== run A ==
## CLOCK_TOP
module CLOCK_TOP( 
	   SEG0, SEG1, SEG2, SEG3, SEG4, SEG5, SEG6, SEG7, LED, BUZ_OUT,
	   CLK50M, KEY1, KEY2, KEY3, SW0, SW1, SW2, SW3, SW4, SW5, KNOCK,
	   SENSOR, ROT_A, ROT_B
	   );
Size in the first run: about 2200 cells after synthesis, roughly 89 I/O pins, ~19000 µm² of cells after synthesis.
export LEC_CHECK = 0
export CAP_MARGIN = 20
export CORE_ASPECT_RATIO = 0.89
export CORE_MARGIN = 2
export CORE_UTILIZATION = 43
export CTS_CLUSTER_SIZE = 31
export GPL_ROUTABILITY_DRIVEN = 1
export MAX_ROUTING_LAYER = met4
export PLACE_DENSITY_LB_ADDON = 0.24
export SLEW_MARGIN = 20
create_clock -name core_clock -period 9.31 [get_ports {CLK50M}]
run.sh (not shown) runs the stock make flow with config.mk's settings and CLKGATE_MAP_FILE=.
Run A closes out successfully: all stages finished, all timing, DRC and antenna checks passed.
Changes in run B relative to run A:
- clearing PLACE_DENSITY_LB_ADDON, which used to be 0.24
- clearing CTS_CLUSTER_SIZE, which used to be 31
- clearing GPL_ROUTABILITY_DRIVEN, which used to be 1
- clearing CORE_ASPECT_RATIO, which used to be 0.89
- clearing MAX_ROUTING_LAYER, which used to be met4
- swapping 43 for 40 in CORE_UTILIZATION
- swapping 9.31 for 20.0 in the clock period (ns, I/O delays scaled along)
### Flow results
- Changes observed in run B relative to run A: fraction of power spent switching nets up 0.31 points, number of clock buffers in the layout went up by 3, total chip power lower.
Changes in run C relative to run B:
- ABC_AREA: unset -> 1
- CORE_UTILIZATION: 40 -> 62
- the clock period (ns, I/O delays scaled along): 20.0 -> 15.3
--- outcome ---
Compare run C and run B | worst setup slack higher: run B
Across both runs, utilization was higher for run C than for run B.
Sequential share of layout area, run C and run B: larger value in run B
Input changes introduced in run D (baseline for comparison: run C):
- CORE_ASPECT_RATIO now 1.02, previously not set
- CORE_UTILIZATION now 34, was 62
- ABC_AREA no longer set, was 1
- the clock period (ns, I/O delays scaled along) now 20.0, was 15.3
--- outcome ---
Run D | stages: all done | timing, DRC, antenna: all pass
met4 as the top metal layer carrying routed signals was reported by run D, and met5 by run C.
Looking at portion of total power attributed to the clock network across run D and run C, the one that comes out lower is run C.
In the tables for run D and run C, slew at the pin closest to its max-slew limit reads lower with run D.
Compared with run C, run D shows total of fill cells in the finished design that has gone up by more than half.
Compare run D and run C | area added between synthesis and finish lower: run C
The final reports for run D and run C show overall fraction of global-route tracks in use lower in the former.
On register-to-register slack, run D does better than run C.
Run D against run C: routed wire length dropped about 6.6%, area of all placed cells without fillers dropped 5.1%, power dropped 18%.
Global-route wire length before repair shrinks by a little under 10% when moving from run C to run D.
[inputs] run E vs run D
- CORE_UTILIZATION changed from 34 to 68
- CORE_ASPECT_RATIO removed (was 1.02)
- the clock period (ns, I/O delays scaled along) changed from 20.0 to 6.79
- For run D, the worst setup path endpoint was SEG3[3], unlike run E, where it was SEG5[3].
- [compare] base=run D new=run E: via total after detailed routing climbed about 1.6%; worst setup slack before clock tree synthesis -10.09 ns; final standard cell count with taps included and fillers excluded lower; iteration tally of the first detailed-router pass shows an increase of 2.


build 69:
CLOCK_TOP again, from the RTL that the note above started with.
## CLOCK_TOP
module CLOCK_TOP( 
	   SEG0, SEG1, SEG2, SEG3, SEG4, SEG5, SEG6, SEG7, LED, BUZ_OUT,
	   CLK50M, KEY1, KEY2, KEY3, SW0, SW1, SW2, SW3, SW4, SW5, KNOCK,
	   SENSOR, ROT_A, ROT_B
	   );
Settings: LEC_CHECK=0, ABC_AREA=0, CAP_MARGIN=30, CELL_PAD_IN_SITES_DETAIL_PLACEMENT=2, CORE_ASPECT_RATIO=1.86, CORE_MARGIN=9, CORE_UTILIZATION=32, CTS_CLUSTER_SIZE=93, GPL_ROUTABILITY_DRIVEN=0, HOLD_SLACK_MARGIN=0.16, MAX_ROUTING_LAYER=met5, MIN_ROUTING_LAYER=met1, PLACE_DENSITY=0.39, SETUP_SLACK_MARGIN=0.86, SLEW_MARGIN=20, TNS_END_PERCENT=10; clock period 12.3 ns.
#### Input delta (build 5 over build 69)
Settings: PLACE_DENSITY removed (was 0.39); HOLD_SLACK_MARGIN removed (was 0.16); GPL_ROUTABILITY_DRIVEN removed (was 0); CELL_PAD_IN_SITES_DETAIL_PLACEMENT removed (was 2); ABC_AREA changed from 0 to 1.
### Flow results
Relative max-transition margin: build 5 and build 69 compared, lower one is build 69
Sort build 5 and build 69 by met3 usage in global routing desc -> top: build 69
Between build 5 and build 69, the portion of total power attributed to combinational logic does not differ in any meaningful way.
Lower tightest hold margin was reported by build 69, not build 5.
Build 5 vs build 69: maximum frequency up
Cell count: build 5 higher than build 69
Internal power of the cells, build 5 and build 69, lower one = build 5.
Run comparison: build 5 dominant kind of combinational cell simple AND/OR/NAND/NOR gates; build 69 dominant kind of combinational cell AND-OR/OR-AND gates
The starting utilization of the core area was comparable across build 5 and build 69.
Sequential share of cell area was higher in build 69 than in build 5.
[build 5] worst setup slack rose 0.64 ns relative to build 69
The following lists how build 39 was set up differently from build 5:
Settings: clearing ABC_AREA, which used to be 1; clearing CORE_ASPECT_RATIO, which used to be 1.86; clearing TNS_END_PERCENT, which used to be 10; swapping 9 for 2 in CORE_MARGIN; swapping 30 for 20 in CAP_MARGIN; clearing MIN_ROUTING_LAYER, which used to be met1; clearing SETUP_SLACK_MARGIN, which used to be 0.86; clearing CTS_CLUSTER_SIZE, which used to be 93; swapping 32 for 61 in CORE_UTILIZATION; clearing MAX_ROUTING_LAYER, which used to be met5; swapping 12.3 for 8.5 in the clock period (ns, I/O delays scaled along).
### Flow results
Build 39 reports its capture point of the critical path as SEG3[3] while build 5 reports SEG4[5]. Diff build 5 -> build 39: synthesized area divided by synthesized cell count moved up, half-perimeter wire length of the detailed placement result lost 29%. Build 39 ended with more post-synthesis mux area share than build 5. Comparing build 5 and build 39, routed wire length is lower on build 39. As far as final number of max-transition violations goes, build 39 and build 5 are indistinguishable; the numbers are identical. Build 39 finished every step from synthesis to the final layout, and the layout passed the timing, DRC and antenna checks. Of the two values seen for largest combinational cell category by area, AND-OR/OR-AND gates was produced by build 39 and simple AND/OR/NAND/NOR gates by build 5.
Power and IR drop assume default switching activity.
